===== flow/config.mk =====
export PLATFORM = sky130hd
export DESIGN_NAME = SP
export DESIGN_NICKNAME = SP
export VERILOG_FILES = /design/flow/design.v
export SDC_FILE = /design/flow/constraint.sdc
export NUM_CORES = 4
export LEC_CHECK = 0
export CAP_MARGIN = 20
export CORE_MARGIN = 2
export CORE_UTILIZATION = 72
export CTS_CLUSTER_SIZE = 72
export PLACE_DENSITY_LB_ADDON = 0.0
export SETUP_SLACK_MARGIN = 2.07
export SLEW_MARGIN = 20

===== flow/constraint.sdc =====
create_clock -name core_clock -period 7.05 [get_ports {clk}]
set_input_delay 1.4100 -clock core_clock [delete_from_list [all_inputs] [get_ports {clk}]]
set_output_delay 1.4100 -clock core_clock [all_outputs]
set_load 0.01 [all_outputs]

===== flow/design.v =====
module SP(
	clk,
	rst_n,
	in_valid,
	in_data,
	in_mode,
	out_valid,
	out_data
);
input clk, rst_n, in_valid;
input [2:0] in_mode;
input [8:0] in_data;
output reg out_valid;
output reg [8:0] out_data;
integer i;
genvar idx;
parameter STATE_IDLE = 3'd0 ;
parameter STATE_MInv = 3'd1 ;
parameter STATE_MMul = 3'd2 ;
parameter STATE_Sort = 3'd3 ;
parameter STATE_Sum  = 3'd4 ;
parameter STATE_OUTPT= 3'd5 ;
reg [2:0] current_state, next_state;
reg [2:0] data_cnt;
reg [2:0] mode;
reg [8:0] a[0:5], b[0:5], c[0:5], d[0:5], e[0:5];
wire [8:0] next_c, next_e;
reg has_sent_b;
wire out_valid_b;
wire [8:0] next_b;
reg has_sent_mod;
reg [1:0] mm_stage;
wire [17:0] mul_in_s0[0:2], mul_in_s1[0:2];
reg [17:0] mul_in[0:2];
wire mul_out_valid[0:2];
wire [8:0] mul_out[0:2];
reg is_mod_finish[0:2];
wire is_all_mod_finish;
reg  [8:0] mul_out_s0[0:2], mul_out_s1[0:2];
reg flag_sort1, flag_sort2;
wire [8:0] next_d0, next_d1, next_d2, next_d3, next_d4, next_d5;
always @(posedge clk or negedge rst_n) begin
	if (!rst_n) 	current_state <= STATE_IDLE ;
	else 			current_state <= next_state ;
end
always @(*) begin
	next_state = current_state ;
	case(current_state)
		STATE_IDLE: begin
			if (data_cnt==6) begin
				if (mode[0]==1) 		next_state = STATE_MInv ;
				else if (mode[1]==1)	next_state = STATE_MMul ;
				else if (mode[2]==1)	next_state = STATE_Sort ;
				else 					next_state = STATE_Sum ;
			end
		end
		STATE_MInv: begin
			if (data_cnt==6) begin
				if (mode[1]==1)			next_state = STATE_MMul ;
				else if (mode[2]==1)	next_state = STATE_Sort ;
				else 					next_state = STATE_Sum ;
			end
		end
		STATE_MMul: begin
			if (mm_stage==3 && is_all_mod_finish==1) begin
				if (mode[2]==1)			next_state = STATE_Sort ;
				else 					next_state = STATE_Sum ;
			end
		end
		STATE_Sort:	if (flag_sort2==1)	next_state = STATE_Sum ;
		STATE_Sum: 	if (mm_stage==1 && is_all_mod_finish==1) 	next_state = STATE_OUTPT ;
		STATE_OUTPT:	if (data_cnt==6)	next_state = STATE_IDLE ;
	endcase
end
always @(posedge clk or negedge rst_n) begin
	if (!rst_n) 	has_sent_b <= 0 ;
	else begin
		if (next_state==STATE_MInv) begin
			if (has_sent_b==0)			has_sent_b <= 1 ;
			else if (out_valid_b==1)	has_sent_b <= 0 ;
		end
		else 	has_sent_b <= 0 ;
	end
end
ModularInversion U_MI( .clk(clk), .rst_n(rst_n), .in_valid( (!has_sent_b)&&(next_state==STATE_MInv) ), .in_a(a[0]), .out_valid(out_valid_b), .out_b(next_b) );
always @(posedge clk or negedge rst_n) begin
	if (!rst_n) 	has_sent_mod <= 0 ;
	else begin
		if (next_state==STATE_MMul || next_state==STATE_Sum) begin
			if (has_sent_mod==0)			has_sent_mod <= 1 ;
			else if (is_all_mod_finish==1)	has_sent_mod <= 0 ;
		end
		else 	has_sent_mod <= 0 ;
	end
end
always @(posedge clk or negedge rst_n) begin
	if (!rst_n) 	mm_stage <= 0 ;
	else begin
		if (next_state==STATE_MMul || next_state==STATE_Sum) begin
			if (is_all_mod_finish==1) 			mm_stage <= mm_stage + 1 ;
		end
		else 	mm_stage <= 0 ;
	end
end
assign mul_in_s0[0] = b[1] * b[2] ;     
assign mul_in_s0[1] = b[3] * b[4] ;     
assign mul_in_s0[2] = b[5] * b[0] ;     
assign mul_in_s1[0] = mul_out_s0[0] * mul_out_s0[1] ;     
assign mul_in_s1[1] = mul_out_s0[1] * mul_out_s0[2] ;     
assign mul_in_s1[2] = mul_out_s0[2] * mul_out_s0[0] ;     
always @(*) begin
	if (next_state==STATE_MMul) begin
		case(mm_stage)
			2'd0: begin
				mul_in[0] = mul_in_s0[0] ;
				mul_in[1] = mul_in_s0[1] ;
				mul_in[2] = mul_in_s0[2] ;
			end
			2'd1: begin
				mul_in[0] = mul_in_s1[0] ;
				mul_in[1] = mul_in_s1[1] ;
				mul_in[2] = mul_in_s1[2] ;
			end
			2'd2: begin
				mul_in[0] = mul_out_s1[0] * b[5] ;		 
				mul_in[1] = mul_out_s1[1] * b[1] ;		 
				mul_in[2] = mul_out_s1[2] * b[3] ;		 
			end
			2'd3: begin
				mul_in[0] = mul_out_s1[0] * b[0] ;		 
				mul_in[1] = mul_out_s1[1] * b[2] ;		 
				mul_in[2] = mul_out_s1[2] * b[4] ;		 
			end
		endcase
	end
	else begin
		case(mm_stage)
			2'd0: begin
				mul_in[0] = a[0] + b[0] + c[0] + d[0] ;
				mul_in[1] = a[2] + b[2] + c[2] + d[2] ;
				mul_in[2] = a[4] + b[4] + c[4] + d[4] ;
			end
			default: begin
				mul_in[0] = a[5] + b[5] + c[5] + d[5] ;
				mul_in[1] = a[1] + b[1] + c[1] + d[1] ;
				mul_in[2] = a[3] + b[3] + c[3] + d[3] ;
			end
		endcase
	end
end
generate
for( idx=0 ; idx<3 ; idx=idx+1) begin : mod_func
	Modular509 U_mod( .clk(clk), .rst_n(rst_n), .in_valid( (!has_sent_mod)&&(next_state==STATE_MMul || next_state==STATE_Sum) ), .in(mul_in[idx]), .out_valid(mul_out_valid[idx]), .out(mul_out[idx]) );
	always @(posedge clk or negedge rst_n) begin
		if (!rst_n) 	is_mod_finish[idx] <= 0 ;
		else begin
			if (mul_out_valid[idx]==1) 		is_mod_finish[idx] <= 1 ;
			else if (is_all_mod_finish==1)	is_mod_finish[idx] <= 0 ;
		end
	end
end
endgenerate
assign is_all_mod_finish = is_mod_finish[0] && is_mod_finish[1] && is_mod_finish[2] ;
generate
for( idx=0 ; idx<3 ; idx=idx+1) begin
	always @(posedge clk or negedge rst_n) begin
		if (!rst_n) 	mul_out_s0[idx] <= 0 ;
		else if (mul_out_valid[idx]==1 && mm_stage==0)	mul_out_s0[idx] <= mul_out[idx] ;     
	end
	always @(posedge clk or negedge rst_n) begin
		if (!rst_n) 	mul_out_s1[idx] <= 0 ;
		else if (mul_out_valid[idx]==1 && mm_stage==1)	mul_out_s1[idx] <= mul_out[idx] ;     
	end
end	
endgenerate
Sort U_Sort( .clk(clk), .rst_n(rst_n), .in0(c[0]), .in1(c[1]), .in2(c[2]), .in3(c[3]), .in4(c[4]), .in5(c[5]), 
			 .out0(next_d0), .out1(next_d1), .out2(next_d2), .out3(next_d3), .out4(next_d4), .out5(next_d5) );
always @(posedge clk or negedge rst_n) begin
	if (!rst_n)		flag_sort1 <= 0 ;
	else begin
		if (current_state==STATE_Sort)	flag_sort1 <= 1 ;
		else 		flag_sort1 <= 0 ;
	end
end
always @(posedge clk or negedge rst_n) begin
	if (!rst_n)		flag_sort2 <= 0 ;
	else 			flag_sort2 <= flag_sort1 ;
end
always @(posedge clk or negedge rst_n) begin
	if (!rst_n) begin
		for( i=0 ; i<6 ; i=i+1 )
			a[i] <= 0 ;
	end
	else begin
		if (in_valid==1) begin
			a[5] <= in_data ;
			for( i=0 ; i<5 ; i=i+1 )
				a[i] <= a[i+1] ;
		end
		else if (out_valid_b==1) begin
			a[5] <= a[0] ;
			for( i=0 ; i<5 ; i=i+1 )
				a[i] <= a[i+1] ;
		end
	end
end
always @(posedge clk or negedge rst_n) begin
	if (!rst_n) begin
		for( i=0 ; i<6 ; i=i+1 )
			b[i] <= 0 ;
	end
	else begin
		if (in_valid==1) begin
			b[5] <= in_data ;
			for( i=0 ; i<5 ; i=i+1 )
				b[i] <= b[i+1] ;
		end
		else if (out_valid_b==1) begin
			b[5] <= next_b ;
			for( i=0 ; i<5 ; i=i+1 )
				b[i] <= b[i+1] ;
		end
	end
end
always @(posedge clk or negedge rst_n) begin
	if (!rst_n) 	c[0] <= 0 ;
	else begin
		if (in_valid==1 || out_valid_b==1) 				c[0] <= c[1] ;
		else if (mm_stage==2 && is_mod_finish[0]==1) 	c[0] <= mul_out[0] ;
	end
end
always @(posedge clk or negedge rst_n) begin
	if (!rst_n) 	c[2] <= 0 ;
	else begin
		if (in_valid==1 || out_valid_b==1) 				c[2] <= c[3] ;
		else if (mm_stage==2 && is_mod_finish[1]==1) 	c[2] <= mul_out[1] ;
	end
end
always @(posedge clk or negedge rst_n) begin
	if (!rst_n) 	c[4] <= 0 ;
	else begin
		if (in_valid==1 || out_valid_b==1) 				c[4] <= c[5] ;
		else if (mm_stage==2 && is_mod_finish[2]==1) 	c[4] <= mul_out[2] ;
	end
end
always @(posedge clk or negedge rst_n) begin
	if (!rst_n) 	c[1] <= 0 ;
	else begin
		if (in_valid==1 || out_valid_b==1) 				c[1] <= c[2] ;
		else if (mm_stage==3 && is_mod_finish[0]==1) 	c[1] <= mul_out[1] ;
	end
end
always @(posedge clk or negedge rst_n) begin
	if (!rst_n) 	c[3] <= 0 ;
	else begin
		if (in_valid==1 || out_valid_b==1) 				c[3] <= c[4] ;
		else if (mm_stage==3 && is_mod_finish[1]==1) 	c[3] <= mul_out[2] ;
	end
end
always @(posedge clk or negedge rst_n) begin
	if (!rst_n) 	c[5] <= 0 ;
	else begin
		if (in_valid==1) 			c[5] <= in_data ;
		else if (out_valid_b==1)	c[5] <= next_b ;
		else if (mm_stage==3 && is_mod_finish[2]==1) 	c[5] <= mul_out[0] ;
	end
end
always @(posedge clk or negedge rst_n) begin
	if (!rst_n) 	d[0] <= 0 ;
	else begin
		if (in_valid==1 || out_valid_b==1) 				d[0] <= d[1] ;
		else if (mm_stage==2 && is_mod_finish[0]==1) 	d[0] <= mul_out[0] ;
		else if (current_state==STATE_Sort)				d[0] <= next_d0 ;
	end
end
always @(posedge clk or negedge rst_n) begin
	if (!rst_n) 	d[2] <= 0 ;
	else begin
		if (in_valid==1 || out_valid_b==1) 				d[2] <= d[3] ;
		else if (mm_stage==2 && is_mod_finish[1]==1) 	d[2] <= mul_out[1] ;
		else if (current_state==STATE_Sort)				d[2] <= next_d2 ;
	end
end
always @(posedge clk or negedge rst_n) begin
	if (!rst_n) 	d[4] <= 0 ;
	else begin
		if (in_valid==1 || out_valid_b==1) 				d[4] <= d[5] ;
		else if (mm_stage==2 && is_mod_finish[2]==1) 	d[4] <= mul_out[2] ;
		else if (current_state==STATE_Sort)				d[4] <= next_d4 ;
	end
end
always @(posedge clk or negedge rst_n) begin
	if (!rst_n) 	d[1] <= 0 ;
	else begin
		if (in_valid==1 || out_valid_b==1) 				d[1] <= d[2] ;
		else if (mm_stage==3 && is_mod_finish[0]==1) 	d[1] <= mul_out[1] ;
		else if (current_state==STATE_Sort)				d[1] <= next_d1 ;
	end
end
always @(posedge clk or negedge rst_n) begin
	if (!rst_n) 	d[3] <= 0 ;
	else begin
		if (in_valid==1 || out_valid_b==1) 				d[3] <= d[4] ;
		else if (mm_stage==3 && is_mod_finish[1]==1) 	d[3] <= mul_out[2] ;
		else if (current_state==STATE_Sort)				d[3] <= next_d3 ;
	end
end
always @(posedge clk or negedge rst_n) begin
	if (!rst_n) 	d[5] <= 0 ;
	else begin
		if (in_valid==1) 			d[5] <= in_data ;
		else if (out_valid_b==1)	d[5] <= next_b ;
		else if (mm_stage==3 && is_mod_finish[2]==1) 	d[5] <= mul_out[0] ;
		else if (current_state==STATE_Sort)				d[5] <= next_d5 ;
	end
end
always @(posedge clk or negedge rst_n) begin
	if (!rst_n) 	e[0] <= 0 ;
	else begin
		if (in_valid==1 || out_valid_b==1) 				e[0] <= e[1] ;
		else if (mm_stage==2 && is_mod_finish[0]==1) 	e[0] <= mul_out[0] ;
		else if (current_state==STATE_Sort)				e[0] <= next_d0 ;
		else if (current_state==STATE_Sum && mm_stage==0 && is_mod_finish[0]==1) 	e[0] <= mul_out[0] ;
	end
end
always @(posedge clk or negedge rst_n) begin
	if (!rst_n) 	e[2] <= 0 ;
	else begin
		if (in_valid==1 || out_valid_b==1) 				e[2] <= e[3] ;
		else if (mm_stage==2 && is_mod_finish[1]==1) 	e[2] <= mul_out[1] ;
		else if (current_state==STATE_Sort)				e[2] <= next_d2 ;
		else if (current_state==STATE_Sum && mm_stage==0 && is_mod_finish[1]==1) 	e[2] <= mul_out[1] ;
	end
end
always @(posedge clk or negedge rst_n) begin
	if (!rst_n) 	e[4] <= 0 ;
	else begin
		if (in_valid==1 || out_valid_b==1) 				e[4] <= e[5] ;
		else if (mm_stage==2 && is_mod_finish[2]==1) 	e[4] <= mul_out[2] ;
		else if (current_state==STATE_Sort)				e[4] <= next_d4 ;
		else if (current_state==STATE_Sum && mm_stage==0 && is_mod_finish[2]==1) 	e[4] <= mul_out[2] ;
	end
end
always @(posedge clk or negedge rst_n) begin
	if (!rst_n) 	e[1] <= 0 ;
	else begin
		if (in_valid==1 || out_valid_b==1) 				e[1] <= e[2] ;
		else if (mm_stage==3 && is_mod_finish[0]==1) 	e[1] <= mul_out[1] ;
		else if (current_state==STATE_Sort)				e[1] <= next_d1 ;
		else if (current_state==STATE_Sum && mm_stage==1 && is_mod_finish[0]==1) 	e[1] <= mul_out[1] ;
	end
end
always @(posedge clk or negedge rst_n) begin
	if (!rst_n) 	e[3] <= 0 ;
	else begin
		if (in_valid==1 || out_valid_b==1) 				e[3] <= e[4] ;
		else if (mm_stage==3 && is_mod_finish[1]==1) 	e[3] <= mul_out[2] ;
		else if (current_state==STATE_Sort)				e[3] <= next_d3 ;
		else if (current_state==STATE_Sum && mm_stage==1 && is_mod_finish[1]==1) 	e[3] <= mul_out[2] ;
	end
end
always @(posedge clk or negedge rst_n) begin
	if (!rst_n) 	e[5] <= 0 ;
	else begin
		if (in_valid==1) 			e[5] <= in_data ;
		else if (out_valid_b==1)	e[5] <= next_b ;
		else if (mm_stage==3 && is_mod_finish[2]==1) 	e[5] <= mul_out[0] ;
		else if (current_state==STATE_Sort)				e[5] <= next_d5 ;
		else if (current_state==STATE_Sum && mm_stage==1 && is_mod_finish[2]==1) 	e[5] <= mul_out[0] ;
	end
end
always @(posedge clk or negedge rst_n) begin
	if (!rst_n)		data_cnt <= 0 ;
	else begin
		if (data_cnt==6) 	data_cnt <= 0 ;
		else if (in_valid==1)	data_cnt <= data_cnt + 1 ;
		else if (out_valid_b==1)	data_cnt <= data_cnt + 1 ;
		else if (next_state==STATE_OUTPT)	data_cnt <= data_cnt + 1 ;
	end
end
always @(posedge clk or negedge rst_n) begin
	if (!rst_n) 	mode <= 0 ;
	else begin
		if (in_valid==1 && data_cnt==0)	
			mode <= in_mode ;
	end
end
always @(posedge clk or negedge rst_n) begin
	if (!rst_n) 	out_valid <= 0 ;
	else begin
		if (next_state==STATE_OUTPT) 	out_valid <= 1 ;
		else 		out_valid <= 0 ;
	end
end
always @(posedge clk or negedge rst_n) begin
	if (!rst_n) 	out_data <= 0 ;
	else begin
		if (next_state==STATE_OUTPT)	out_data <= e[data_cnt];
		else 		out_data <= 0 ;
	end
end
endmodule
module Modular509(clk, rst_n, in_valid, in, out_valid, out);
input clk, rst_n;
input in_valid;
input [17:0] in;
output reg out_valid;
output [8:0] out;
parameter S_IDLE  = 3'd0 ;
parameter S_INPUT = 3'd1 ;
parameter S_CALCU = 3'd2 ;
parameter S_OUTPT = 3'd3 ;
reg [1:0] current_state, next_state;
reg [11:0] in_r;
wire [2:0] overflow;
wire [8:0] nonoverflow;
always @(posedge clk or negedge rst_n) begin
	if (!rst_n) 	current_state <= S_IDLE ;
	else 			current_state <= next_state ;
end
always @(*) begin
	next_state = current_state ;
	case(current_state)
		S_IDLE: 	if (in_valid==1) 	next_state = S_INPUT ;
		S_INPUT: 	next_state = S_CALCU ;
		S_CALCU: 	if (in_r<509)		next_state = S_OUTPT ;
		S_OUTPT: 	next_state = S_IDLE ;
	endcase
end
always @(posedge clk or negedge rst_n) begin
	if (!rst_n) 	in_r <= 0 ;
	else begin
		if (next_state==S_INPUT)		in_r <= in[8:0] + in[17:9]*3 ;
		else if (next_state==S_CALCU)	in_r <= (in_r>=509) ? in_r - 509 : in_r ;
	end
end
always @(posedge clk or negedge rst_n) begin
	if (!rst_n) 	out_valid <= 0 ;
	else begin
		if (next_state==S_OUTPT) 	out_valid <= 1 ;
		else 						out_valid <= 0 ;
	end
end
assign out = in_r ;
endmodule
module ModularInversion(
	clk, 
	rst_n, 
	in_valid, 
	in_a, 
	out_valid, 
	out_b
);
input clk, rst_n;
input in_valid;
input [8:0] in_a;
output reg out_valid;
output reg [8:0] out_b;
parameter S_IDLE  = 2'd0 ;
parameter S_CALCU = 2'd1 ;
parameter S_MODUL = 2'd2 ;
parameter S_OUTPT = 2'd3 ;
reg [2:0] current_state, next_state;
reg [17:0] A, B;
reg [3:0] cnt;
wire out_valid_A, out_valid_B;
wire [8:0] next_A, next_B;
reg is_modA_finish, is_modB_finish;
wire is_mod_finish;
reg flag_sent;
always @(posedge clk or negedge rst_n) begin
	if (!rst_n) 	current_state <= S_IDLE ;
	else 			current_state <= next_state ;
end
always @(*) begin
	next_state = current_state ;
	case(current_state)
		S_IDLE: 	if (in_valid==1) 	next_state = S_CALCU ;
		S_CALCU: 	next_state = S_MODUL ;
		S_MODUL: 	if (is_mod_finish==1)	next_state = (cnt==10) ? S_OUTPT : S_CALCU ;
		S_OUTPT: 	next_state = S_IDLE ;
	endcase
end
Modular509 U_modA( .clk(clk), .rst_n(rst_n), .in_valid( (!flag_sent)&&(next_state==S_MODUL) ), .in(A), .out_valid(out_valid_A), .out(next_A) );
Modular509 U_modB( .clk(clk), .rst_n(rst_n), .in_valid( (!flag_sent)&&(next_state==S_MODUL) ), .in(B), .out_valid(out_valid_B), .out(next_B) );
always @(posedge clk or negedge rst_n) begin
	if (!rst_n) 	is_modA_finish <= 0 ;
	else begin
		if (out_valid_A==1)				is_modA_finish <= 1 ;
		else if (next_state==S_CALCU)	is_modA_finish <= 0 ;
	end
end
always @(posedge clk or negedge rst_n) begin
	if (!rst_n) 	is_modB_finish <= 0 ;
	else begin
		if (out_valid_B==1)				is_modB_finish <= 1 ;
		else if (next_state==S_CALCU)	is_modB_finish <= 0 ;
	end
end
assign is_mod_finish = is_modA_finish && is_modB_finish ;
always @(posedge clk or negedge rst_n) begin
	if (!rst_n) 	flag_sent <= 0 ;
	else begin
		if (next_state==S_MODUL)		flag_sent <= 1 ;
		else if (next_state==S_CALCU)	flag_sent <= 0 ;
	end
end
always @(posedge clk or negedge rst_n) begin
	if (!rst_n) 	cnt <= 0 ;
	else begin
		if (next_state==S_CALCU)		cnt <= cnt + 1 ;
		else if (next_state==S_OUTPT)	cnt <= 0 ;
	end
end
always @(posedge clk or negedge rst_n) begin
	if (!rst_n) 	A <= 0 ;
	else begin
		if (in_valid==1) 						A <= 1 ;
		else if (next_state==S_CALCU && cnt!=3)	A <= A*B ;
		else if (out_valid_A==1)				A <= next_A ;
	end
end
always @(posedge clk or negedge rst_n) begin
	if (!rst_n) 	B <= 0 ;
	else begin
		if (in_valid==1) 				B <= in_a ;
		else if (next_state==S_CALCU)	B <= B*B ;
		else if (out_valid_B==1)		B <= next_B ;
	end
end
always @(posedge clk or negedge rst_n) begin
	if (!rst_n) 	out_valid <= 0 ;
	else begin
		if (next_state==S_OUTPT)	out_valid <= 1 ;
		else 						out_valid <= 0 ;
	end
end
always @(posedge clk or negedge rst_n) begin
	if (!rst_n) 	out_b <= 0 ;
	else begin
		if (next_state==S_OUTPT)	out_b <= A ;
		else 						out_b <= 0 ;
	end
end
endmodule
module Sort(clk, rst_n, in0, in1, in2, in3, in4, in5, out0, out1, out2, out3, out4, out5);
input clk, rst_n;
input [8:0] in0, in1, in2, in3, in4, in5;
output [8:0] out0, out1, out2, out3, out4, out5;
wire [8:0] a[0:3], b[0:2], c[0:3], d[0:2], f[0:3], g[0:1];
reg [8:0] e[0:5];
assign a[0] = ( in0<in1 ) ? in0 : in1 ;
assign a[1] = ( in0<in1 ) ? in1 : in0 ;
assign a[2] = ( a[1]<in2 )? a[1] : in2 ;
assign a[3] = ( a[1]<in2 )? in2 : a[1] ;
assign b[0] = ( a[0]<a[2] ) ? a[0] : a[2] ;
assign b[1] = ( a[0]<a[2] ) ? a[2] : a[0] ;
assign b[2] = a[3] ;
assign c[0] = ( in3<in4 ) ? in3 : in4 ;
assign c[1] = ( in3<in4 ) ? in4 : in3 ;
assign c[2] = ( c[1]<in5 )? c[1] : in5 ;
assign c[3] = ( c[1]<in5 )? in5 : c[1] ;
assign d[0] = ( c[0]<c[2] ) ? c[0] : c[2] ;
assign d[1] = ( c[0]<c[2] ) ? c[2] : c[0] ;
assign d[2] = c[3] ;
always @(posedge clk or negedge rst_n) begin
	if (!rst_n) begin
		e[0] <= 0 ;
		e[1] <= 0 ;
		e[2] <= 0 ;
		e[3] <= 0 ;
		e[4] <= 0 ;
		e[5] <= 0 ;
	end
	else begin
		e[0] <= ( b[0]<d[0] ) ? b[0] : d[0] ;
		e[1] <= ( b[0]<d[0] ) ? d[0] : b[0] ;
		e[2] <= ( b[1]<d[1] ) ? b[1] : d[1] ;
		e[3] <= ( b[1]<d[1] ) ? d[1] : b[1] ;
		e[4] <= ( b[2]<d[2] ) ? b[2] : d[2] ;
		e[5] <= ( b[2]<d[2] ) ? d[2] : b[2] ;
	end
end
assign out0 = e[0] ;
assign out5 = e[5] ;
assign f[0] = ( e[1]<e[2] ) ? e[1] : e[2] ;
assign f[1] = ( e[1]<e[2] ) ? e[2] : e[1] ;
assign f[2] = ( e[3]<e[4] ) ? e[3] : e[4] ;
assign f[3] = ( e[3]<e[4] ) ? e[4] : e[3] ;
assign out1 = f[0] ;
assign out4 = f[3] ;
assign g[0] = ( f[1]<f[2] ) ? f[1] : f[2] ;
assign g[1] = ( f[1]<f[2] ) ? f[2] : f[1] ;
assign out2 = g[0] ;
assign out3 = g[1] ;
endmodule

===== flow/run.sh =====
#!/bin/bash
# the make line also repeats each setting of config.mk as NAME=value (left out here)
make -C /OpenROAD-flow-scripts/flow DESIGN_CONFIG=/design/flow/config.mk WORK_HOME=/design/flow/orfs CLKGATE_MAP_FILE= finish

==> results of run 1 <==
routing by layer:
layer	routed length [um]	part of all wire	vias to the layer above
met3	35610	0.13	1696
met4	27140	0.097	18
li1	-	-	30579
met1	95090	0.34	35256
met2	121900	0.44	5479
met5	121	0.00043	-
through the flow:
stage          power, W  hold slack [ns]  worst slack [ns]  instances  setup TNS, ns
5_1_grt         0.02892           0.3777           -0.8809      11199         -33.81
3_5_place_dp    0.01934           0.3428           -0.3687      10895         -13.57
4_1_cts         0.02477           0.3715           -0.1121      11126         -1.452
3_3_place_gp    0.01882           0.3356           -0.2777      10895         -4.181
2_1_floorplan   0.01377           0.3312          -0.03365       9102        -0.5333
6_report        0.02804           0.3665           -0.8186      11209         -25.93
cell type report:
cell class,count,area share
timing repair buffer,1041,0.09438
tap,1403,0.01895
sequential,551,0.1502
antenna,11,0.0002972
inverter,1480,0.06007
clock inverter,42,0.006890
clock buffer,81,0.01986
multi-input combinational,6600,0.6493
what timing repair did:
| action | 4_1_cts | 5_1_grt |
|---|---|---|
| pin swaps | 120 | 185 |
| gates cloned | 3 | 2 |
| resized | 282 | 354 |
| endpoints found under the setup margin | 168 | 169 |
| setup buffers | 105 | 69 |
==> impl_metrics.ini, run 1 <==
; implementation run metrics
[cells_and_area]
final_nets = 11509
final_area_sq_mm = 0.09261
area_growth_pct = 18.38
logic_area_sq_mm = 0.06013
regArea_sq_mm = 0.01391
final_core_util = 0.8627
nFillCells = 5784

[setup_path]
crit_buf_inv = 4
cp_data_required_time_ns = 7.60
criticalPathCategory = reg2reg
r2r_start = c[3][5]
slowest_stage = dfrtp_1
worstRegToRegCells = 40
cpPeakStageDelay_ns = 0.42
regToRegEndpoint = U_Sort.e[2][1]
cpLargestDelayFamily = AND-OR/OR-AND gates
crit_path_end_kind = flip-flop
reg2reg_slack_ns = -0.82
worstPathArrival_ns = 8.42
cp.depth = 40
crit_start = c[3][5]
critPathMaxFanout = 8
path_common_cell = a21o_1
cp-start-kind = flip-flop
crit_end = U_Sort.e[2][1]

[synth]
ys_area_sq_mm = 0.07823
ys_warn_count = 23
ys_async_sr_fraction = 1.000
top_area_frac = 0.2388
synthesis.area_sq_mm = 0.07823
ys.flops = 551
yosysMostFrequentCell = inv_1
synth_cells = 9102
edf_count = 0
mux_area_frac = 0.03403
top_cells_by_count = inv_1, nand2_1, fa_1
synthTopLogicFamily = adder cells
ys_sh_adder = 0.3700
fp_nets = 10870
yosysSeqAreaShare = 0.1764
topCellsByArea = fa_1, dfrtp_1, ha_1, inv_1, nand2_1
synth_area_leader_cell = fa_1
avgSynthCellArea_sq_um = 8.595
yosys.area_share.simple = 0.1631
synth_cell_types = 108
ys_cells = 9102
xor_share = 0.03111
ys.flop_type = dfrtp_1
aoi_share = 0.1308

[global_route]
busiest_layer = met2
grt_util_met2 = 0.7361
grt_start_max_net_pins = 146
grt_pass1_wl_um = 411900
track_usage = 0.4827
use_met3 = 0.1281
antenna_found_initial = 19
grt_pass1_vias = 73608
grtUsageMet1 = 0.5904
gr-total-overflow = 0

[outcome]
violations = negative setup slack
status = failed layout checks

[timing]
fmax_mhz = 127.1
final_hold_viol_count = 0
period_used_share = 1.116
maxSlewViolCount = 0
tightest_slew_ns = 1.098
grt_setup_unrepaired = true
fin_crit_ns = 7.869
setup_viol = 52
max_slew_margin = 0.2678
skew_ns = 0.05068
setup_ws_ns = -0.8186

[power_and_ir_drop]
comb_power_share = 0.705
power_density_mw_per_mm2 = 302.7
power_frac_seq = 0.154
power.group.top = combinational logic
pg_comb_w = 0.0198
clkPwrFrac = 0.141
p_int_w = 0.01473
p_switching_w = 0.01330
p_sw_frac = 0.4744
powerSeq_w = 0.00431
peakVddDrop_uv = 1422
power.leakage_nw = 47.74
pg_clk_w = 0.00395

[routing]
drt-pass1-iter-count = 8
wl_um = 279900
wl_per_cell_um = 24.97
drtIter0Drc = 9717
num_vias = 73028
via_per_inst = 6.515
ant_nets = 0
drc = 0

[clock_tree]
cts_buffers = 67
insertion_delay_ns = 0.67
h-tree-depth = 3
cts_tree = yes
path_clk_slew_ns = 0.07
clock_path_buffers = 3
cts_hold_buf = 0
clockRootBuffer = clkbuf_16
clkSinkCount = 551

[min_path]
hp-class = reg2reg
hold-path-cell-count = 0
whs_endpoint = flag_sort2
hp-start = flag_sort1

[run]
maxCapViolCount = 0
warning_count = 66

[floorplan]
fp_util = 0.7287
die_y_um = 333.6
core_area_sq_mm = 0.1074
die_area_sq_mm = 0.1113
row_count = 120
fp.dieW_um = 333.6
io_pins = 25

[placed_design]
place_congestion = 1.041
io_buffers = 24
dpl.hpwl_um = 204600
placed_cell_area_sq_mm = 0.08596
==> run 2: changes to the inputs <==
Settings changed: CELL_PAD_IN_SITES_GLOBAL_PLACEMENT set to 0, CORE_MARGIN 2 to 3, CORE_UTILIZATION 72 to 23, CTS_CLUSTER_SIZE 72 to unset, PLACE_DENSITY_LB_ADDON 0.0 to 0.06, SETUP_SLACK_MARGIN 2.07 to unset, SLEW_MARGIN 20 to 15.
Clock period 7.05 ns to 15.0 ns, I/O delays scaled along.
==> run 2 against run 1 <==
The run now finishes clean; register-to-register slack improved by 6.7 ns; worst hold slack got worse by 0.024 ns; fmax fell by 14%; die size rose to 3.1 times the previous value; combinational power fell by 67%; non-clock buffer count fell by 812; synthesized area did not move; cell count rose by 21%; wire length rose by 19%; largest cell class unchanged; largest power group unchanged.
==> impl_metrics.ini, run 2 <==
; implementation run metrics
[outcome]
status = timing/DRC/antenna clean

[min_path]
hp-start = flag_sort1
hold-path-cell-count = 0
whs_endpoint = flag_sort2
hp-class = reg2reg

[timing]
tightest_slew_ns = 1.320
skew_ns = 0.04415
setup_viol = 0
max_slew_margin = 0.1200
fmax_mhz = 109.2
fin_setup_tns_ns = 0
whs_ns = 0.3422
grt_setup_unrepaired = false
fin_crit_ns = 9.157
setup_ws_ns = 5.843
final_hold_viol_count = 0
period_used_share = 0.6105
maxSlewViolCount = 0

[setup_path]
cp_data_required_time_ns = 15.60
crit_end = U_Sort.e[0][8]
reg2reg_slack_ns = 5.84
cp.depth = 37
path_common_cell = a21o_1
r2r_start = c[1][8]
cpPeakStageDelay_ns = 0.57
cp-start-kind = flip-flop
criticalPathCategory = reg2reg
crit_path_end_kind = flip-flop
cpLargestDelayFamily = AND-OR/OR-AND gates
crit_buf_inv = 3
crit_start = c[1][8]
worstRegToRegCells = 37
critPathMaxFanout = 36
worstPathArrival_ns = 9.76
slowest_stage = a21oi_4
regToRegEndpoint = U_Sort.e[0][8]

[global_route]
antenna_found_initial = 40
use_met3 = 0.02244
grtUsageMet1 = 0.2791
busiest_layer = met2
grt_start_max_net_pins = 137
grt_util_met2 = 0.3007
grt_pass1_vias = 66273
track_usage = 0.1907
gr-total-overflow = 0
grt_pass1_wl_um = 484900

[clock_tree]
cts_buffers = 80
cts_hold_buf = 0
cts_setup_buffers = 0
post_cts_resized = 0
clockRootBuffer = clkbuf_16
clock_path_buffers = 3
clkSinkCount = 551
h-tree-depth = 3
insertion_delay_ns = 0.70
cts_tree = yes
path_clk_slew_ns = 0.06

[placed_design]
dpl.hpwl_um = 258300
preCtsSetupSlack_ns = 5.912
io_buffers = 24
place_congestion = 0.8648

[routing]
wl_per_cell_um = 24.60
ant_nets = 0
via_per_inst = 4.646
drtIter0Drc = 4522
num_vias = 62884
wl_um = 332900
drc = 0
drt-pass1-iter-count = 7

[synth]
yosys.area_share.simple = 0.1631
ys_sh_adder = 0.3700
top_area_frac = 0.2388
fp_nets = 10870
xor_share = 0.03111
topCellsByArea = fa_1, dfrtp_1, ha_1, inv_1, nand2_1
aoi_share = 0.1308
top_cells_by_count = inv_1, nand2_1, fa_1
ys_warn_count = 23
avgSynthCellArea_sq_um = 8.595
synth_cell_types = 108
ys_area_sq_mm = 0.07823
synth_area_leader_cell = fa_1
synthesis.area_sq_mm = 0.07823
synth_cells = 9102
ys_cells = 9102
ys.flop_type = dfrtp_1
yosysSeqAreaShare = 0.1764
mux_area_frac = 0.03403
ys.flops = 551
synthTopLogicFamily = adder cells
yosysMostFrequentCell = inv_1
ys_async_sr_fraction = 1.000
edf_count = 0

[power_and_ir_drop]
p_switching_w = 0.005310
p_sw_frac = 0.5004
comb_power_share = 0.615
power_density_mw_per_mm2 = 122.4
peakVddDrop_uv = 147.6
p_int_w = 0.005301
power_frac_seq = 0.193
powerSeq_w = 0.00205
pg_clk_w = 0.00204
finalPower_w = 0.01061
power.group.top = combinational logic
pg_comb_w = 0.00653
clkPwrFrac = 0.192
power.leakage_nw = 43.41

[floorplan]
row_count = 213
fp.dieW_um = 589.2
io_pins = 25
die_area_sq_mm = 0.3472
die_y_um = 589.2
fp_util = 0.2317
core_area_sq_mm = 0.3377

[cells_and_area]
area_growth_pct = 10.86
final_nets = 10709
nFillCells = 36600
final_core_util = 0.2568

[run]
warning_count = 55
maxCapViolCount = 0
-- run 2: per-layer routing --
| metal | up-vias | wire length [um] | part of all wire |
|---|---|---|---|
| li1 | 28991 | - | - |
| met1 | 32366 | 164800 | 0.50 |
| met2 | 1291 | 146900 | 0.44 |
| met3 | 234 | 14350 | 0.043 |
| met4 | 2 | 6793 | 0.020 |
| met5 | - | 7 | 0.000021 |
-- run 2: cell type report --
type / count / area (sq um) / share of cell area
Inverter: 1480 / 5555 / 0.06406
Sequential cell: 551 / 13810 / 0.1592
Timing Repair Buffer: 229 / 1822 / 0.02101
Antenna cell: 15 / 37.54 / 0.0004328
Clock buffer: 113 / 2338 / 0.02696
Multi-Input combinational cell: 6599 / 57150 / 0.6590
Clock inverter: 33 / 366.6 / 0.004227
Tap cell: 4515 / 5649 / 0.06514
-- run 2: through the flow --
stage / area [sq um] / std cells
global placement: 83960 / 13373
global route: 86690 / 13522
CTS: 86670 / 13519
detailed placement: 83970 / 13373
finish: 86730 / 13535
floorplan: 78230 / 9102
==> run 3: changes to the inputs <==
Settings changed: CELL_PAD_IN_SITES_DETAIL_PLACEMENT set to 0, CELL_PAD_IN_SITES_GLOBAL_PLACEMENT 0 to unset, CORE_ASPECT_RATIO set to 0.67, CORE_MARGIN 3 to 2, CORE_UTILIZATION 23 to 69, CTS_CLUSTER_SIZE set to 52, PLACE_DENSITY set to 0.64, PLACE_DENSITY_LB_ADDON 0.06 to unset, SLEW_MARGIN 15 to 20, TNS_END_PERCENT set to 60.
Clock period 15.0 ns to 11.0 ns, I/O delays scaled along.
==> run 3 against run 2 <==
Clock skew is 0.0084 ns higher; sequential power is about 40% higher; register-to-register slack worse by 4.1 ns; combinational power is 32% higher; still clean on timing, DRC and antenna; critical path type unchanged; fmax is 0.60% lower; largest power group unchanged; design area is 6.0% lower; core utilization is 47 points higher; wire length is 24% lower; setup slack worse by 4.1 ns; synthesized area stayed put; non-clock buffer count is 84 lower.
==> impl_metrics.ini, run 3 <==
; implementation run metrics
[routing]
drtIter0Drc = 9269
drc = 0
wl_per_cell_um = 24.51
ant_nets = 0
num_vias = 65850
via_per_inst = 6.343
drt-pass1-iter-count = 10
wl_um = 254500

[clock_tree]
clock_path_buffers = 3
insertion_delay_ns = 0.69
clkSinkCount = 551
cts_hold_buf = 0
h-tree-depth = 2
clockRootBuffer = clkbuf_16
path_clk_slew_ns = 0.07
cts_setup_buffers = 0
post_cts_resized = 0
cts_buffers = 58
cts_tree = yes

[power_and_ir_drop]
clkPwrFrac = 0.159
finalPower_w = 0.01368
power_density_mw_per_mm2 = 167.7
peakVddDrop_uv = 378.2
pg_comb_w = 0.00863
pg_clk_w = 0.00217
power_frac_seq = 0.210
power.group.top = combinational logic
comb_power_share = 0.631
powerSeq_w = 0.00287
p_sw_frac = 0.5017
p_switching_w = 0.006863
p_int_w = 0.006817
power.leakage_nw = 42.60

[synth]
synth_cell_types = 108
avgSynthCellArea_sq_um = 8.595
synth_cells = 9102
ys_cells = 9102
synth_area_leader_cell = fa_1
ys_sh_adder = 0.3700
top_area_frac = 0.2388
mux_area_frac = 0.03403
ys.flop_type = dfrtp_1
xor_share = 0.03111
top_cells_by_count = inv_1, nand2_1, fa_1
edf_count = 0
ys_warn_count = 23
ys.flops = 551
aoi_share = 0.1308
ys_async_sr_fraction = 1.000
synthesis.area_sq_mm = 0.07823
yosysMostFrequentCell = inv_1
synthTopLogicFamily = adder cells
topCellsByArea = fa_1, dfrtp_1, ha_1, inv_1, nand2_1
yosys.area_share.simple = 0.1631
yosysSeqAreaShare = 0.1764
fp_nets = 10870
ys_area_sq_mm = 0.07823

[setup_path]
cp-start-kind = flip-flop
regToRegEndpoint = U_Sort.e[1][8]
cpLargestDelayFamily = AND-OR/OR-AND gates
crit_start = c[4][5]
cp_data_required_time_ns = 11.58
r2r_start = c[4][5]
cpPeakStageDelay_ns = 0.57
worstRegToRegCells = 36
crit_buf_inv = 4
critPathMaxFanout = 19
worstPathArrival_ns = 9.79
reg2reg_slack_ns = 1.79
path_common_cell = a21o_1
slowest_stage = a21oi_4
crit_path_end_kind = flip-flop
criticalPathCategory = reg2reg
cp.depth = 36
crit_end = U_Sort.e[1][8]

[floorplan]
fp.dieW_um = 415.4
die_y_um = 279.6
io_pins = 25
row_count = 101
die_area_sq_mm = 0.1161
core_area_sq_mm = 0.1128
fp_util = 0.6932

[outcome]
status = timing/DRC/antenna clean

[run]
maxCapViolCount = 0
warning_count = 51

[global_route]
grt_pass1_wl_um = 388600
use_met3 = 0.1577
busiest_layer = met1
track_usage = 0.4410
grt_pass1_vias = 64094
antenna_found_initial = 16
gr-total-overflow = 0
grt_util_met2 = 0.5924
grt_start_max_net_pins = 153
grtUsageMet1 = 0.6555

[timing]
fmax_mhz = 108.5
maxSlewViolCount = 0
setup_viol = 0
skew_ns = 0.05259
tightest_slew_ns = 1.413
period_used_share = 0.8375
fin_crit_ns = 9.213
fin_setup_tns_ns = 0
max_slew_margin = 0.05778
final_hold_viol_count = 0
grt_setup_unrepaired = false

[min_path]
whs_endpoint = flag_sort2
hp-start = flag_sort1
hp-class = reg2reg
hold-path-cell-count = 0

[placed_design]
io_buffers = 24
dpl.hpwl_um = 195100
place_congestion = 1.035

[cells_and_area]
area_growth_pct = 4.246
final_nets = 10603
final_core_util = 0.7227
## run 3: per-layer routing
layer | wire length [um] | vias up
li1 | - | 28740
met1 | 105300 | 32092
met2 | 99070 | 4315
met3 | 39670 | 685
met4 | 10020 | 18
met5 | 425 | -
## run 3: cell type report
type | count | area, sq um
fillers | 8691 | 31300
clock inverters | 26 | 346.6
flip-flops and latches | 551 | 13800
repair buffers | 145 | 1170
well taps | 1493 | 1868
diodes | 6 | 15.01
inverters | 1480 | 5555
multi-input cells | 6599 | 57110
clock buffers | 82 | 1693
## run 3: metrics by stage
stage	cell area, sq um	cells	hold WS [ns]	worst slack [ns]
after floorplan	78230	9102	0.3312	2.848
after global placement	79490	10267	0.3316	1.804
after detailed placement	79500	10268	0.3347	1.826
after CTS	81540	10376	0.3490	1.797
after global routing	81540	10376	0.3521	1.196
final	81550	10382	0.3472	1.787
==> run 4: changes to the inputs <==
Settings changed: CAP_MARGIN 20 to 5, CELL_PAD_IN_SITES_DETAIL_PLACEMENT 0 to unset, CORE_ASPECT_RATIO 0.67 to unset, CORE_UTILIZATION 69 to 72, CTS_CLUSTER_SIZE 52 to 46, HOLD_SLACK_MARGIN set to 0.3, PLACE_DENSITY 0.64 to unset, PLACE_DENSITY_LB_ADDON set to 0.0, SETUP_SLACK_MARGIN set to 0.58, TNS_END_PERCENT 60 to unset.
Clock period 11.0 ns to 7.44 ns, I/O delays scaled along.
==> run 4 against run 3 <==
Now fails the layout checks on negative setup slack; first-iteration DRC count is 2.4% lower; total power rose by 84%; synthesized area unchanged; fmax grew 22%; clock skew is 0.0041 ns lower; non-clock buffer count grew 608; design area up 10%; critical endpoint is now mod_func[2].U_mod.in_r[10]; register-to-register slack got worse by 1.9 ns; clock power is about 70% higher; die size fell by 4.2%; sequential share of layout area down 1.5 points.
==> impl_metrics.ini, run 4 <==
; implementation run metrics
[power_and_ir_drop]
finalPower_w = 0.02513
comb_power_share = 0.690
p_switching_w = 0.01209
power.group.top = combinational logic
power.leakage_nw = 46.20
power_density_mw_per_mm2 = 279.6
pg_comb_w = 0.0173
p_sw_frac = 0.4810
p_int_w = 0.01304
powerSeq_w = 0.00411
power_frac_seq = 0.163
pg_clk_w = 0.00368
peakVddDrop_uv = 760.5
clkPwrFrac = 0.146

[timing]
max_slew_margin = 0.1620
fmax_mhz = 132.0
setup_viol = 10
grt_setup_unrepaired = true
skew_ns = 0.04850
final_hold_viol_count = 0
maxSlewViolCount = 0
fin_crit_ns = 7.575
period_used_share = 1.018
setup_ws_ns = -0.1346
tightest_slew_ns = 1.257

[routing]
drt-pass1-iter-count = 10
ant_nets = 0
num_vias = 70893
via_per_inst = 6.494
wl_per_cell_um = 25.01
drc = 0
wl_um = 273000
drtIter0Drc = 9046

[cells_and_area]
final_area_sq_mm = 0.08986
nFillCells = 6325
final_core_util = 0.8371
finalNonFillerCells = 10917
final_nets = 11221
area_growth_pct = 14.87

[setup_path]
regToRegEndpoint = mod_func[2].U_mod.in_r[10]
cp_data_required_time_ns = 7.97
cp.depth = 34
cp-start-kind = flip-flop
crit_end = mod_func[2].U_mod.in_r[10]
r2r_start = b[4][0]
crit_path_end_kind = flip-flop
slowest_stage = fa_1
cpPeakStageDelay_ns = 0.58
crit_start = b[4][0]
worstPathArrival_ns = 8.10
path_common_cell = fa_1
cpLargestDelayFamily = adder cells
worstRegToRegCells = 34
critPathMaxFanout = 4
criticalPathCategory = reg2reg
crit_buf_inv = 7
reg2reg_slack_ns = -0.13

[clock_tree]
clkSinkCount = 551
clockRootBuffer = clkbuf_16
cts_hold_buf = 0
insertion_delay_ns = 0.68
clock_path_buffers = 3
cts_buffers = 66
cts_tree = yes
path_clk_slew_ns = 0.06
h-tree-depth = 3

[synth]
edf_count = 0
ys_area_sq_mm = 0.07823
yosysSeqAreaShare = 0.1764
synth_cell_types = 108
synth_cells = 9102
synthesis.area_sq_mm = 0.07823
yosysMostFrequentCell = inv_1
top_cells_by_count = inv_1, nand2_1, fa_1
ys.flops = 551
fp_nets = 10870
ys_async_sr_fraction = 1.000
xor_share = 0.03111
ys_cells = 9102
aoi_share = 0.1308
mux_area_frac = 0.03403
topCellsByArea = fa_1, dfrtp_1, ha_1, inv_1, nand2_1
ys.flop_type = dfrtp_1
synth_area_leader_cell = fa_1
avgSynthCellArea_sq_um = 8.595
yosys.area_share.simple = 0.1631
ys_sh_adder = 0.3700
ys_warn_count = 23
synthTopLogicFamily = adder cells
top_area_frac = 0.2388

[placed_design]
dpl.hpwl_um = 198900
place_congestion = 1.053
dpl.cell_count = 10517
placed_cell_area_sq_mm = 0.08264
preCtsSetupSlack_ns = -0.1300
io_buffers = 24

[global_route]
grt_pass1_vias = 71496
antenna_found_initial = 12
gr-total-overflow = 0
grt_pass1_wl_um = 405900
grt_start_max_net_pins = 223
track_usage = 0.4775

[min_path]
whs_endpoint = flag_sort2
hp-start = flag_sort1
hp-class = reg2reg
hold-path-cell-count = 0

[floorplan]
die_area_sq_mm = 0.1113
fp_util = 0.7287
row_count = 120
fp.dieW_um = 333.6
io_pins = 25
die_y_um = 333.6
core_area_sq_mm = 0.1074

[outcome]
status = failed layout checks
violations = negative setup slack

[run]
warning_count = 69
maxCapViolCount = 0
run 4: timing repair:
action | CTS | global route
setup buffers | 146 | 116
resized | 304 | 344
gates cloned | 6 | 2
pin swaps | 111 | 222
endpoints found under the setup margin | 59 | 62
run 4: final cells by class:
class | count | area [sq um] | share of cell area
inverter | 1480 | 5558 | 0.06185
sequential | 551 | 13900 | 0.1547
timing repair buffer | 753 | 6648 | 0.07397
clock inverter | 37 | 543.0 | 0.006043
clock buffer | 84 | 1842 | 0.02049
multi-input combinational | 6601 | 59600 | 0.6632
antenna | 8 | 20.02 | 0.0002228
tap | 1403 | 1755 | 0.01953
run 4: metrics by stage:
step	setup TNS [ns]	hold slack [ns]
2_1_floorplan	0	0.3312
3_3_place_gp	-0.04412	0.3334
3_5_place_dp	-0.5152	0.3364
4_1_cts	0	0.3502
5_1_grt	-5.977	0.3519
6_report	-0.5334	0.3504
run 4: per-layer routing:
layer	wire length (um)	track usage	vias to the layer above
met5	117	0	-
met4	26230	0.3564	16
met3	35660	0.1445	1643
met2	118500	0.7270	5144
met1	92480	0.5736	34129
li1	-	-	29961
==> run 5: changes to the inputs <==
Settings changed: ABC_AREA set to 1, CAP_MARGIN 5 to 20, CELL_PAD_IN_SITES_DETAIL_PLACEMENT set to 0, CORE_ASPECT_RATIO set to 0.86, CORE_UTILIZATION 72 to 70, CTS_CLUSTER_SIZE 46 to 74, HOLD_SLACK_MARGIN 0.3 to 0.22, SETUP_SLACK_MARGIN 0.58 to unset, TNS_END_PERCENT set to 60.
Clock period 7.44 ns to 4.83 ns, I/O delays scaled along.
==> run 5 against run 4 <==
The flow now stops in global routing (5_1_grt); synthesized area grew 2.1%; synthesized cell count grew 20%; die size grew 5.0%.
==> impl_metrics.ini, run 5 <==
; yosys + openroad results
[outcome]
status = aborted with a tool error
haltStage = global routing (5_1_grt)
error_line = [ERROR GRT-0232] Routing congestion too high. Check the congestion heatmap in the GUI.

[floorplan]
die_y_um = 317.3
die_area_sq_mm = 0.1169
row_count = 114
fp_util = 0.7081
fp.dieW_um = 368.3
io_pins = 25
core_area_sq_mm = 0.1128

[synth]
mux_area_frac = 0.0002662
synth_area_leader_cell = fa_1
synth_cells = 10882
aoi_share = 0.1175
ys_sh_adder = 0.3622
synthesis.area_sq_mm = 0.07989
synthTopLogicFamily = adder cells
yosysSeqAreaShare = 0.1727
ys_warn_count = 23
ys.flops = 551
ys_cells = 10882
edf_count = 0
yosys.area_share.simple = 0.1879
fp_nets = 12650
top_cells_by_count = nand2_1, inv_1, fa_1
yosysMostFrequentCell = nand2_1
avgSynthCellArea_sq_um = 7.341
topCellsByArea = fa_1, dfrtp_1, ha_1, nand2_1, inv_1
ys_async_sr_fraction = 1.000
ys.flop_type = dfrtp_1
ys_area_sq_mm = 0.07989
xor_share = 0.01732
top_area_frac = 0.2338
synth_cell_types = 71

[clock_tree]
cts_buffers = 67
cts_hold_buf = 0
clock_path_buffers = 3
clkSinkCount = 551
h-tree-depth = 3
clockRootBuffer = clkbuf_16

[placed_design]
dpl.cell_count = 13488
place_congestion = 1.162
io_buffers = 24
dpl.hpwl_um = 242500
preCtsSetupSlack_ns = -2.355

[global_route]
gr-total-overflow = 3
track_usage = 0.6240
run 5: repair_timing:
action | in CTS
resized | 573
pin swaps | 206
endpoints found under the setup margin | 119
buffers inserted | 136
gates cloned | 7
run 5: through the flow:
step | util | power, W | TNS [ns] | instance area (sq um)
floorplan | - | 0.02499 | -71.86 | 81900
global placement | 0.8248 | 0.03861 | -118.69 | 93060
detailed placement | 0.8248 | 0.03996 | -129.65 | 93060
CTS | 0.8740 | 0.04924 | -94.77 | 98610
run 5: routing by layer:
metal | GRT overflow | global-route usage
met4 | 0 | 0.5305
met5 | 0 | 0.1274
met1 | 0 | 0.6840
met2 | 3 | 0.8404
met3 | 0 | 0.3790
==> run 6: changes to the inputs <==
Settings changed: ABC_AREA 1 to unset, CELL_PAD_IN_SITES_DETAIL_PLACEMENT 0 to unset, CORE_ASPECT_RATIO 0.86 to unset, CORE_UTILIZATION 70 to 34, CTS_CLUSTER_SIZE 74 to unset, HOLD_SLACK_MARGIN 0.22 to unset, PLACE_DENSITY_LB_ADDON 0.0 to unset, TNS_END_PERCENT 60 to unset.
Clock period 4.83 ns to 8.62 ns, I/O delays scaled along.
==> run 6 against run 5 <==
Now clean on timing, DRC and antenna; synthesized area decreased by 2.1%; die size rose by 100%; synthesized cell count is 16% lower.
==> impl_metrics.ini, run 6 <==
; implementation run metrics
[setup_path]
reg2reg_slack_ns = 0.34
crit_end = mod_func[1].U_mod.in_r[11]
regToRegEndpoint = mod_func[1].U_mod.in_r[11]
slowest_stage = dfrtp_1
crit_path_end_kind = flip-flop
r2r_start = mul_out_s1[1][1]
critPathMaxFanout = 15
cpLargestDelayFamily = adder cells
criticalPathCategory = reg2reg
crit_start = mul_out_s1[1][1]
worstPathArrival_ns = 8.91
cp_data_required_time_ns = 9.25
crit_buf_inv = 3
cpPeakStageDelay_ns = 0.64
cp.depth = 31
cp-start-kind = flip-flop
path_common_cell = fa_1
worstRegToRegCells = 31

[floorplan]
die_y_um = 483.7
core_area_sq_mm = 0.2295
fp_util = 0.3409
row_count = 176
fp.dieW_um = 483.7
die_area_sq_mm = 0.2339
io_pins = 25

[synth]
ys_area_sq_mm = 0.07823
synth_cells = 9102
synthesis.area_sq_mm = 0.07823
mux_area_frac = 0.03403
ys.flop_type = dfrtp_1
synth_cell_types = 108
ys_cells = 9102
synthTopLogicFamily = adder cells
top_cells_by_count = inv_1, nand2_1, fa_1
topCellsByArea = fa_1, dfrtp_1, ha_1, inv_1, nand2_1
avgSynthCellArea_sq_um = 8.595
ys.flops = 551
aoi_share = 0.1308
synth_area_leader_cell = fa_1
xor_share = 0.03111
ys_sh_adder = 0.3700
fp_nets = 10870
yosys.area_share.simple = 0.1631
ys_warn_count = 23
yosysMostFrequentCell = inv_1
top_area_frac = 0.2388
yosysSeqAreaShare = 0.1764
edf_count = 0
ys_async_sr_fraction = 1.000

[power_and_ir_drop]
power.leakage_nw = 43.32
power_density_mw_per_mm2 = 212.1
pg_clk_w = 0.00331
power.group.top = combinational logic
comb_power_share = 0.614
p_int_w = 0.009295
clkPwrFrac = 0.184
p_switching_w = 0.008710
power_frac_seq = 0.202
peakVddDrop_uv = 235.2
powerSeq_w = 0.00363
pg_comb_w = 0.0111
p_sw_frac = 0.4837

[cells_and_area]
logic_area_sq_mm = 0.05714
final_nets = 10726
nFillCells = 23397
area_growth_pct = 8.530
regArea_sq_mm = 0.01386

[timing]
setup_ws_ns = 0.3425
fmax_mhz = 120.8
final_hold_viol_count = 0
period_used_share = 0.9603
grt_setup_unrepaired = false
maxSlewViolCount = 0
fin_setup_tns_ns = 0
max_slew_margin = 0.2091
skew_ns = 0.04299
setup_viol = 0
fin_crit_ns = 8.278
tightest_slew_ns = 1.186

[global_route]
grt_pass1_vias = 65304
grt_start_max_net_pins = 170
grt_pass1_wl_um = 402700
gr-total-overflow = 0
antenna_found_initial = 15
track_usage = 0.2234

[clock_tree]
clockRootBuffer = clkbuf_16
cts_tree = yes
clkSinkCount = 551
h-tree-depth = 3
clock_path_buffers = 3
cts_setup_buffers = 0
cts_buffers = 71
path_clk_slew_ns = 0.07
insertion_delay_ns = 0.71

[routing]
drtIter0Drc = 6434
drt-pass1-iter-count = 8
drc = 0
wl_per_cell_um = 21.82
via_per_inst = 5.328
ant_nets = 0
wl_um = 262800
num_vias = 64169

[run]
warning_count = 52
maxCapViolCount = 0

[outcome]
status = timing/DRC/antenna clean

[min_path]
whs_endpoint = flag_sort2
hold-path-cell-count = 0
hp-start = flag_sort1
hp-class = reg2reg

[placed_design]
preCtsSetupSlack_ns = 0.2207
place_congestion = 0.9655
dpl.hpwl_um = 205300
io_buffers = 24
==> run 6: what timing repair did <==
action                     CTS  global route
gates resized                0            52
hold buffers                 0             0
setup endpoints to repair    0            31
==> run 6: metrics by stage <==
step                      power (W)  utilization  hold slack (ns)  instances  area, sq um
after floorplan             0.01076            -           0.3312       9102        78230
after global placement      0.01423       0.3585           0.3329      11909        82270
after detailed placement    0.01439       0.3586           0.3419      11910        82290
after CTS                   0.01779       0.3696           0.3574      12039        84800
after global routing        0.01917       0.3700           0.3589      12041        84900
final                       0.01801       0.3700           0.3551      12043        84900
==> run 6: cell type report <==
| class | count | share of cell area |
|---|---|---|
| Inverter | 1480 | 0.06543 |
| Sequential cell | 551 | 0.1632 |
| Multi-Input combinational cell | 6599 | 0.6730 |
| Antenna cell | 3 | 0.00008842 |
| Clock buffer | 91 | 0.02252 |
| Clock inverter | 38 | 0.007029 |
| Timing Repair Buffer | 255 | 0.02415 |
| Tap cell | 3026 | 0.04459 |
==> run 6: metal layers <==
layer	up-vias	GRT usage	routed length, um	part of all wire
met3	559	0.04400	22330	0.085
met2	2540	0.3449	115300	0.44
li1	28971	-	-	-
met4	16	0.09977	13690	0.052
met5	-	0	104	0.00040
met1	32083	0.3024	111400	0.42
==> run 7: changes to the inputs <==
Settings changed: CORE_UTILIZATION 34 to 72, CTS_CLUSTER_SIZE set to 70, PLACE_DENSITY_LB_ADDON set to 0.0, SETUP_SLACK_MARGIN set to 2.06.
Clock period 8.62 ns to 7.05 ns, I/O delays scaled along.
==> run 7 against run 6 <==
Largest cell class unchanged; core utilization rose by 51 points; sequential power rose by about 20%; critical path type unchanged; first-iteration DRC count rose by 89%; the layout now fails its checks (negative setup slack); global-route usage rose by 26 points.
==> impl_metrics.ini, run 7 <==
; implementation run metrics
[global_route]
grt_pass1_vias = 73870
track_usage = 0.4872
grt_start_max_net_pins = 149
antenna_found_initial = 26
grt_pass1_wl_um = 415800
gr-total-overflow = 0

[synth]
xor_share = 0.03111
yosysSeqAreaShare = 0.1764
synthesis.area_sq_mm = 0.07823
ys_sh_adder = 0.3700
yosys.area_share.simple = 0.1631
synth_area_leader_cell = fa_1
edf_count = 0
top_area_frac = 0.2388
ys.flops = 551
ys.flop_type = dfrtp_1
ys_area_sq_mm = 0.07823
synthTopLogicFamily = adder cells
ys_cells = 9102
top_cells_by_count = inv_1, nand2_1, fa_1
fp_nets = 10870
synth_cells = 9102
topCellsByArea = fa_1, dfrtp_1, ha_1, inv_1, nand2_1
mux_area_frac = 0.03403
avgSynthCellArea_sq_um = 8.595
ys_async_sr_fraction = 1.000
aoi_share = 0.1308
ys_warn_count = 23
yosysMostFrequentCell = inv_1
synth_cell_types = 108

[routing]
wl_um = 312800
drtIter0Drc = 12169
drc = 0
num_vias = 77298
ant_nets = 0
wl_per_cell_um = 27.60
drt-pass1-iter-count = 14
via_per_inst = 6.819

[setup_path]
r2r_start = c[1][4]
criticalPathCategory = reg2reg
reg2reg_slack_ns = -0.69
critPathMaxFanout = 16
cp_data_required_time_ns = 7.64
crit_path_end_kind = flip-flop
slowest_stage = dfrtp_1
worstPathArrival_ns = 8.33
crit_start = c[1][4]
crit_buf_inv = 12
cpLargestDelayFamily = AND-OR/OR-AND gates
cpPeakStageDelay_ns = 0.39
cp.depth = 41
worstRegToRegCells = 41
regToRegEndpoint = U_Sort.e[0][3]
path_common_cell = a21o_1
cp-start-kind = flip-flop
crit_end = U_Sort.e[0][3]

[clock_tree]
cts_tree = yes
cts_buffers = 66
insertion_delay_ns = 0.71
clockRootBuffer = clkbuf_16
clkSinkCount = 551
clock_path_buffers = 3
h-tree-depth = 3
path_clk_slew_ns = 0.07

[power_and_ir_drop]
pg_comb_w = 0.0210
power_frac_seq = 0.148
power.leakage_nw = 48.33
clkPwrFrac = 0.136
comb_power_share = 0.716
p_sw_frac = 0.4741
powerSeq_w = 0.00434
power_density_mw_per_mm2 = 312.0
pg_clk_w = 0.00399
p_int_w = 0.01544
p_switching_w = 0.01392
power.group.top = combinational logic
peakVddDrop_uv = 917.8

[timing]
tightest_slew_ns = 1.280
final_hold_viol_count = 0
setup_ws_ns = -0.6906
fin_crit_ns = 7.741
grt_setup_unrepaired = true
period_used_share = 1.098
fmax_mhz = 129.2
whs_ns = 0.3519
maxSlewViolCount = 0
setup_viol = 58
skew_ns = 0.08583
fin_setup_tns_ns = -28.51
max_slew_margin = 0.1470

[min_path]
hold-path-cell-count = 0
hp-start = flag_sort1
hp-class = reg2reg
whs_endpoint = flag_sort2

[cells_and_area]
final_nets = 11630
area_growth_pct = 20.24
final_area_sq_mm = 0.09406
final_core_util = 0.8762

[floorplan]
die_area_sq_mm = 0.1113
die_y_um = 333.6
fp_util = 0.7287
row_count = 120
fp.dieW_um = 333.6
core_area_sq_mm = 0.1074
io_pins = 25

[placed_design]
placed_cell_area_sq_mm = 0.08603
dpl.hpwl_um = 205500
place_congestion = 1.049
io_buffers = 24

[outcome]
violations = negative setup slack
status = failed layout checks

[run]
maxCapViolCount = 0
warning_count = 70
==> run 7: per-stage QoR <==
stage | setup slack, ns | power, W | std cells
floorplan | -0.03365 | 0.01377 | 9102
global placement | -0.3225 | 0.01888 | 10916
detailed placement | -0.4544 | 0.01936 | 10916
CTS | -0.1861 | 0.02529 | 11145
global route | -0.9022 | 0.03005 | 11324
finish | -0.6906 | 0.02935 | 11335
==> run 7: final cells by class <==
| class | instances | area, sq um |
|---|---|---|
| repair buffers | 1161 | 9809 |
| inverters | 1480 | 5570 |
| well taps | 1403 | 1755 |
| diodes | 18 | 45.04 |
| clock buffers | 89 | 1878 |
| flip-flops and latches | 551 | 13940 |
| multi-input cells | 6602 | 60540 |
| clock inverters | 31 | 523.0 |
| fillers | 5228 | 13290 |
==> run 7: repair_timing <==
action	CTS	global route
hold buffers	0	0
setup buffers	106	164
gates resized	338	422
gates cloned	3	7
setup endpoints to repair	167	172
pin swaps	139	261
==> run 7: per-layer routing <==
layer,GRT usage,wire [um],vias up
met1,0.5999,99090,36327
met4,0.3725,37420,24
met5,0,357,-
met2,0.7376,128500,7220
met3,0.1263,47410,2893
li1,-,-,30834
==> run 8: changes to the inputs <==
Settings changed: CORE_ASPECT_RATIO set to 0.5, CTS_CLUSTER_SIZE 70 to unset, PLACE_DENSITY set to 0.35, PLACE_DENSITY_LB_ADDON 0.0 to unset, SETUP_SLACK_MARGIN 2.06 to 2.13.
Clock period 7.05 ns to 7.66 ns, I/O delays scaled along.
==> run 8 against run 7 <==
Critical endpoint is now U_Sort.e[0][6]; setup slack improved by 0.60 ns; sequential share of layout area up 0.93 points; highest routed layer unchanged; the layout still fails its checks (negative setup slack); via count shrank 9.8%; critical path type unchanged; global-route usage shrank 0.52 points; clock power shrank 17%; sequential cell count stayed put.
==> impl_metrics.ini, run 8 <==
; implementation run metrics
[synth]
ys_sh_adder = 0.3700
ys_area_sq_mm = 0.07823
synthTopLogicFamily = adder cells
yosysMostFrequentCell = inv_1
synth_area_leader_cell = fa_1
ys_warn_count = 23
mux_area_frac = 0.03403
synth_cell_types = 108
yosys.area_share.simple = 0.1631
top_area_frac = 0.2388
ys.flops = 551
synth_cells = 9102
ys.flop_type = dfrtp_1
top_cells_by_count = inv_1, nand2_1, fa_1
ys_async_sr_fraction = 1.000
edf_count = 0
aoi_share = 0.1308
synthesis.area_sq_mm = 0.07823
yosysSeqAreaShare = 0.1764
fp_nets = 10870
topCellsByArea = fa_1, dfrtp_1, ha_1, inv_1, nand2_1
avgSynthCellArea_sq_um = 8.595
xor_share = 0.03111
ys_cells = 9102

[global_route]
grt_start_max_net_pins = 149
antenna_found_initial = 22
track_usage = 0.4820
gr-total-overflow = 0
grt_pass1_vias = 68887
grt_pass1_wl_um = 407600

[clock_tree]
clock_path_buffers = 3
cts_buffers = 56
clockRootBuffer = clkbuf_16
cts_tree = yes
cts_hold_buf = 0
clkSinkCount = 551
insertion_delay_ns = 0.73
h-tree-depth = 2
path_clk_slew_ns = 0.09

[cells_and_area]
finalNonFillerCells = 10828
final_nets = 11105
nFillCells = 6706
final_area_sq_mm = 0.08841
area_growth_pct = 13.01

[routing]
num_vias = 69737
wl_um = 273500
drtIter0Drc = 9098
drc = 0
drt-pass1-iter-count = 8
via_per_inst = 6.440
wl_per_cell_um = 25.25
ant_nets = 0

[placed_design]
place_congestion = 1.092
dpl.hpwl_um = 201900
io_buffers = 24
dpl.cell_count = 10423
placed_cell_area_sq_mm = 0.08188

[floorplan]
fp.dieW_um = 470.2
core_area_sq_mm = 0.1076
die_y_um = 237.1
die_area_sq_mm = 0.1115
io_pins = 25
fp_util = 0.7269
row_count = 85

[setup_path]
reg2reg_slack_ns = -0.09
critPathMaxFanout = 28
cp_data_required_time_ns = 8.29
worstPathArrival_ns = 8.38
r2r_start = c[1][6]
cpPeakStageDelay_ns = 0.43
regToRegEndpoint = U_Sort.e[0][6]
cp.depth = 37
criticalPathCategory = reg2reg
cp-start-kind = flip-flop
crit_end = U_Sort.e[0][6]
crit_start = c[1][6]
crit_path_end_kind = flip-flop
slowest_stage = ha_1
worstRegToRegCells = 37
crit_buf_inv = 6
cpLargestDelayFamily = AND-OR/OR-AND gates

[timing]
setup_ws_ns = -0.09179
tightest_slew_ns = 1.312
whs_ns = 0.3529
skew_ns = 0.05381
maxSlewViolCount = 0
fmax_mhz = 129.0
final_hold_viol_count = 0
fin_setup_tns_ns = -0.5411
setup_viol = 12
period_used_share = 1.012
max_slew_margin = 0.1252
grt_setup_unrepaired = true
fin_crit_ns = 7.752

[power_and_ir_drop]
p_sw_frac = 0.4880
power.group.top = combinational logic
power_frac_seq = 0.176
power.leakage_nw = 45.41
clkPwrFrac = 0.145
pg_comb_w = 0.0155
power_density_mw_per_mm2 = 257.4
powerSeq_w = 0.00400
comb_power_share = 0.679
p_switching_w = 0.01110
pg_clk_w = 0.00331
p_int_w = 0.01165
peakVddDrop_uv = 958.1

[run]
warning_count = 63
maxCapViolCount = 0

[min_path]
hp-class = reg2reg
hp-start = flag_sort1
whs_endpoint = flag_sort2
hold-path-cell-count = 0

[outcome]
violations = negative setup slack
status = failed layout checks
[run 8: cell type report]
type / count / area [sq um] / area share
multi-input cells: 6604 / 59440 / 0.6724
clock buffers: 64 / 1491 / 0.01687
inverters: 1480 / 5555 / 0.06284
repair buffers: 644 / 5574 / 0.06305
flip-flops and latches: 551 / 13920 / 0.1575
well taps: 1435 / 1795 / 0.02031
diodes: 9 / 22.52 / 0.0002547
clock inverters: 41 / 604.3 / 0.006835
[run 8: what timing repair did]
| item | 4_1_cts | 5_1_grt |
|---|---|---|
| resized | 303 | 216 |
| cloned | 7 | 1 |
| setup endpoints to repair | 156 | 166 |
| pin swaps | 100 | 153 |
| setup buffers | 172 | 108 |
[run 8: routing by layer]
layer  track usage  routed length [um]  up-vias
li1              -                   -    29798
met1        0.6375              100300    33920
met2        0.6946              112400     4804
met3        0.1846               42820     1179
met4        0.2389               17570       36
met5      0.006823                 383        -
[run 8: through the flow]
step,setup WS (ns),power (W),utilization
global placement,0.1037,0.01605,0.7608
global route,-0.1074,0.02362,0.8213
detailed placement,0.001184,0.01634,0.7608
CTS,0.4396,0.02081,0.8042
floorplan,0.5763,0.01262,-
finish,-0.09179,0.02276,0.8214
Power is estimated from default activity; no workload was simulated.
